== the reference run ==
## shuzizhong
module shuzizhong(
    input wire clk1,         
    input wire reset,        
    input wire ah1,          
    input wire am1,          
    input wire alarm1,       
    input wire en,           
    input wire naozhong,     
    output wire [0:6] shi,       
    output wire [0:6] ge,        
    output wire [0:6] min_shi,   
    output wire [0:6] min_ge,    
    output wire [0:6] sec_shi,   
    output wire [0:6] sec_ge,    
    output wire daodian,     
    output wire audio        
);
Size: roughly 1800 cells after synthesis, ~51 I/O pins.
make LEC_CHECK=0 CAP_MARGIN=10 CELL_PAD_IN_SITES_DETAIL_PLACEMENT=1 CELL_PAD_IN_SITES_GLOBAL_PLACEMENT=3 CORE_ASPECT_RATIO=0.67 CORE_MARGIN=2 CORE_UTILIZATION=17 GPL_ROUTABILITY_DRIVEN=0 GPL_TIMING_DRIVEN=1 MIN_ROUTING_LAYER=met1 SLEW_MARGIN=40 finish   # period 12.0 ns
run.sh (not shown) runs the stock make flow with config.mk's settings and CLKGATE_MAP_FILE=.
To summarise the reference run: no stage aborted, but the layout did not pass its checks, failing on negative setup slack.
Changes in the trial run relative to the reference run:
Settings: GPL_ROUTABILITY_DRIVEN no longer set, was 0; CORE_UTILIZATION now 65, was 17; SLEW_MARGIN now 20, was 40; CORE_ASPECT_RATIO no longer set, was 0.67; GPL_TIMING_DRIVEN no longer set, was 1; MIN_ROUTING_LAYER no longer set, was met1; CELL_PAD_IN_SITES_GLOBAL_PLACEMENT no longer set, was 3; CAP_MARGIN now 20, was 10; CELL_PAD_IN_SITES_DETAIL_PLACEMENT no longer set, was 1; the clock period (ns, I/O delays scaled along) now 17.0, was 12.0.
- Taking the reference run as the reference, in the trial run met2 track demand over resource in global routing increased 35 points; final instance area decreased 4400 um^2; later-pin clock latency in the skew report essentially unchanged; placed instance count decreased about 35%; post-route worst setup slack increased 3.10 ns.
- Switching fraction of total power: the trial run < the reference run
- The final layout from the trial run, which completed every stage, passed the timing, design-rule and antenna checks at the end of the flow.
- Maximum frequency: the trial run < the reference run
- In the flow results for the reference run and the trial run, the clock group share of total power is smaller on the trial run.
- Cells: the trial run has fewer instances than the reference run


job 6044:
Starting RTL as in the previous note.
Settings: LEC_CHECK=0, ABC_AREA=1, CAP_MARGIN=20, CORE_MARGIN=2, CORE_UTILIZATION=70, CTS_CLUSTER_DIAMETER=195, CTS_CLUSTER_SIZE=15, SLEW_MARGIN=20; clock period 10.7 ns.
Job 6044: flow complete, layout not clean; failing: negative setup slack
--- input diff job 6044..job 7632 ---
# job 6044
export LEC_CHECK = 0
export ABC_AREA = 1
export CAP_MARGIN = 20
export CORE_MARGIN = 2
export CORE_UTILIZATION = 70
export CTS_CLUSTER_DIAMETER = 195
export CTS_CLUSTER_SIZE = 15
export SLEW_MARGIN = 20
create_clock -name core_clock -period 10.7 [get_ports {clk1}]
# job 7632
export LEC_CHECK = 0
export ABC_AREA = 1
export CAP_MARGIN = 20
export CORE_MARGIN = 2
export CORE_UTILIZATION = 72
export CTS_CLUSTER_DIAMETER = 201
export HOLD_SLACK_MARGIN = 0.29
export PLACE_DENSITY = 0.66
export SETUP_SLACK_MARGIN = 0.77
export SLEW_MARGIN = 20
create_clock -name core_clock -period 10.7 [get_ports {clk1}]
### Flow results
Among job 6044 and job 7632, the run that stopped before the end is job 7632, and it is the only one.
The layout from job 6044, despite a flow that completed every stage, fails the layout checks, with the failing checks listed as negative setup slack.
Full die area (higher): job 6044
Job 6044 has a lower post-CTS setup buffer count than job 7632.
In the flow results for job 6044 and job 7632, the die height is larger on job 6044.
Job 7632: standard cell area after detailed placement lower than job 6044
For job 2122, these inputs were changed with respect to job 7632:
# job 7632
export LEC_CHECK = 0
export ABC_AREA = 1
export CAP_MARGIN = 20
export CORE_MARGIN = 2
export CORE_UTILIZATION = 72
export CTS_CLUSTER_DIAMETER = 201
export HOLD_SLACK_MARGIN = 0.29
export PLACE_DENSITY = 0.66
export SETUP_SLACK_MARGIN = 0.77
export SLEW_MARGIN = 20
create_clock -name core_clock -period 10.7 [get_ports {clk1}]
# job 2122
export LEC_CHECK = 0
export ABC_AREA = 1
export CAP_MARGIN = 20
export CORE_MARGIN = 2
export CORE_UTILIZATION = 65
export SLEW_MARGIN = 20
create_clock -name core_clock -period 12.3 [get_ports {clk1}]
==> results <==
Job 2122 | stages: all done | timing, DRC, antenna: all pass. Diff job 7632 -> job 2122 | number of cells upsized or downsized after cts | decrease of 143. Diff job 7632 -> job 2122 | final weighted congestion of routability-driven global placement | decrease of about 2.7%. Area of the placeable core sits higher in job 2122 than in job 7632. Floorplan utilization, job 7632 and job 2122: lower on job 2122. In terms of register bit count reported by yosys, job 2122 and job 7632 differ only marginally. Lower number of placed instances with taps included goes to job 2122 over job 7632. Of job 7632 and job 2122, the lower number of cell rows belongs to job 7632. Compared with job 7632, job 2122 shows die outline area higher by about 10%. Diff job 7632 -> job 2122: half-perimeter wire length of the detailed placement result shrank by 11%, chip width grew by about 5%.
#### Input delta (job 9150 over job 2122)
# job 2122
export LEC_CHECK = 0
export ABC_AREA = 1
export CAP_MARGIN = 20
export CORE_MARGIN = 2
export CORE_UTILIZATION = 65
export SLEW_MARGIN = 20
create_clock -name core_clock -period 12.3 [get_ports {clk1}]
# job 9150
export LEC_CHECK = 0
export ABC_AREA = 1
export CAP_MARGIN = 20
export CORE_MARGIN = 2
export CORE_UTILIZATION = 62
export CTS_CLUSTER_SIZE = 95
export SLEW_MARGIN = 20
create_clock -name core_clock -period 11.2 [get_ports {clk1}]
Results
- Register-to-register slack delta (job 9150 − job 2122): unfavourable
- Measured against job 2122, the total power consumption of the routed design of job 9150 comes out at 1.13 times the reference value.
- Cell area in job 9150 is 5.4% higher than in job 2122
- Detailed-routed wire length on met2 (job 2122 / job 9150): 0.891
- What the final checks of job 9150 revealed, after a flow that finished every stage, was a layout that fails on negative setup slack.
- Lower fraction of standard cell area that is sequential goes to job 9150 over job 2122.
diff inputs: job 9150 => job 9602
# job 9150
export LEC_CHECK = 0
export ABC_AREA = 1
export CAP_MARGIN = 20
export CORE_MARGIN = 2
export CORE_UTILIZATION = 62
export CTS_CLUSTER_SIZE = 95
export SLEW_MARGIN = 20
create_clock -name core_clock -period 11.2 [get_ports {clk1}]
# job 9602
export LEC_CHECK = 0
export ABC_AREA = 1
export CAP_MARGIN = 20
export CORE_MARGIN = 2
export CORE_UTILIZATION = 68
export CTS_CLUSTER_DIAMETER = 367
export SLEW_MARGIN = 20
create_clock -name core_clock -period 12.7 [get_ports {clk1}]
Job 9602 finished end to end and its layout was clean on timing, DRC and antenna. inst5.counter[2]$_DFFE_PP0P_ as the destination of the critical timing path was reported by job 9150, and inst5.counter[8]$_DFFE_PP0P_ by job 9602. Compared with job 9150, in job 9602 part of the total power dissipated in the clock network -1.1 points; sequential power went down by 12%; core utilization now larger; number of optimization iterations in the first detailed-route pass shows an increase of 2. ~same via count in job 9602 and job 9150. Compared with job 9150, in job 9602 worst-case setup margin in the final layout picked up an extra 0.78 ns, critical path depth went up, shortest clock period the worst path allows after layout climbed 0.72 ns.
Setup changes, job 9602 to job 9550
# job 9602
export LEC_CHECK = 0
export ABC_AREA = 1
export CAP_MARGIN = 20
export CORE_MARGIN = 2
export CORE_UTILIZATION = 68
export CTS_CLUSTER_DIAMETER = 367
export SLEW_MARGIN = 20
create_clock -name core_clock -period 12.7 [get_ports {clk1}]
# job 9550
export LEC_CHECK = 0
export CAP_MARGIN = 20
export CORE_MARGIN = 2
export CORE_UTILIZATION = 57
export SLEW_MARGIN = 20
create_clock -name core_clock -period 12.7 [get_ports {clk1}]
## What came out
The layout from job 9550, despite a flow that completed every stage, fails the layout checks, with the failing checks listed as negative setup slack.
Job 9550 ends up with a total routing resource utilization after global routing that is 4.9 points lower than in job 9602.
| period utilization | lower: job 9602 |
Clock network fraction of total power ended up 16 points higher on job 9550 than on job 9602.
Area after synthesis went down by a few percent going from job 9602 to job 9550.
Diff job 9602 -> job 9550: area of the chip rose by 15%; share of synthesized cell area in full adder, half adder and majority cells rose by 0.43 points.
Job 9550 leaves less setup margin than job 9602.
Taking job 9602 over job 9550, the tapcell count ratio works out to 0.851.
The total non-filler cell area in the finished layout number comes out higher for job 9550 vs job 9602.
Highest attainable clock frequency for job 9550: 13% down relative to job 9602
Job 9550 vs job 9602 — reg2reg setup slack dropped 1.81 ns.


Setup of build 75:
Starting RTL as in the previous note.
Settings: LEC_CHECK=0, ABC_AREA=1, CAP_MARGIN=20, CORE_MARGIN=2, CORE_UTILIZATION=68, CTS_CLUSTER_DIAMETER=367, CTS_CLUSTER_SIZE=99, SETUP_SLACK_MARGIN=2.42, SLEW_MARGIN=20; clock period 10.5 ns.
What ended build 75 was a tool error in global routing (5_1_grt); the run never finished.
Here is what was changed in the inputs of build 12 compared with build 75.
# build 75
export LEC_CHECK = 0
export ABC_AREA = 1
export CAP_MARGIN = 20
export CORE_MARGIN = 2
export CORE_UTILIZATION = 68
export CTS_CLUSTER_DIAMETER = 367
export CTS_CLUSTER_SIZE = 99
export SETUP_SLACK_MARGIN = 2.42
export SLEW_MARGIN = 20
create_clock -name core_clock -period 10.5 [get_ports {clk1}]
# build 12
export LEC_CHECK = 0
export CAP_MARGIN = 20
export CORE_MARGIN = 2
export CORE_UTILIZATION = 40
export SLEW_MARGIN = 20
create_clock -name core_clock -period 25.0 [get_ports {clk1}]
==> results <==
Build 12 completed every stage of the flow, and the final layout passed the timing, design-rule and antenna checks.
Status(build 75) = ERROR, stage = global routing (5_1_grt)
Summary of build 12 over build 75: post-synthesis register bit count ~0 delta; die outline width +about 28%.
Number of flops mapped to enable cells by yosys came out exactly the same in build 75 and build 12.
Build 12 against build 75: sequential element share of the synthesized area higher; initial core utilization shows a reduction of 28 points.
[inputs] build 91 vs build 12
# build 12
export LEC_CHECK = 0
export CAP_MARGIN = 20
export CORE_MARGIN = 2
export CORE_UTILIZATION = 40
export SLEW_MARGIN = 20
create_clock -name core_clock -period 25.0 [get_ports {clk1}]
# build 91
export LEC_CHECK = 0
export CAP_MARGIN = 20
export CORE_MARGIN = 2
export CORE_UTILIZATION = 70
export CTS_CLUSTER_DIAMETER = 378
export CTS_CLUSTER_SIZE = 100
export HOLD_SLACK_MARGIN = -0.08
export SLEW_MARGIN = 20
export TNS_END_PERCENT = 20
create_clock -name core_clock -period 25.0 [get_ports {clk1}]
Findings:
On worst hold slack after final layout, build 12 and build 91 are neck and neck.
Build 91 -> build 12: total count of max-transition violations in the final report delta 0, exact match
From build 12 to build 91 the numbers moved as follows: average wire per standard cell rose by 0.88 µm; area growth from synthesis to layout fell by 1.3 points.
The run with more setup slack is build 91; build 12 has less.
Build 91 vs build 12 — global-route usage rose 13 points.
> inputs changed (build 91 -> build 14)
# build 91
export LEC_CHECK = 0
export CAP_MARGIN = 20
export CORE_MARGIN = 2
export CORE_UTILIZATION = 70
export CTS_CLUSTER_DIAMETER = 378
export CTS_CLUSTER_SIZE = 100
export HOLD_SLACK_MARGIN = -0.08
export SLEW_MARGIN = 20
export TNS_END_PERCENT = 20
create_clock -name core_clock -period 25.0 [get_ports {clk1}]
# build 14
export LEC_CHECK = 0
export ABC_AREA = 1
export CAP_MARGIN = 35
export CELL_PAD_IN_SITES_DETAIL_PLACEMENT = 1
export CORE_MARGIN = 9
export CORE_UTILIZATION = 40
export CTS_CLUSTER_SIZE = 18
export GPL_ROUTABILITY_DRIVEN = 0
export HOLD_SLACK_MARGIN = 0.12
export MIN_ROUTING_LAYER = met1
export SETUP_SLACK_MARGIN = 1.64
export SLEW_MARGIN = 5
export TNS_END_PERCENT = 40
create_clock -name core_clock -period 25.0 [get_ports {clk1}]
## What came out
- Build 14 reached the end of the flow, and the finished layout is clean on the timing, design-rule and antenna checks.
- Detailed router's first-iteration violation count on build 14 is down relative to build 91.
- From build 91 to build 14 the numbers moved as follows: clock power share saw a decrease; worst hold margin saw an increase; number of instances resized during post-cts repair saw little to no change.
- Synthesis area per yosys (higher): build 14
Power figures rest on the tool's default switching activity, not on a simulated workload.
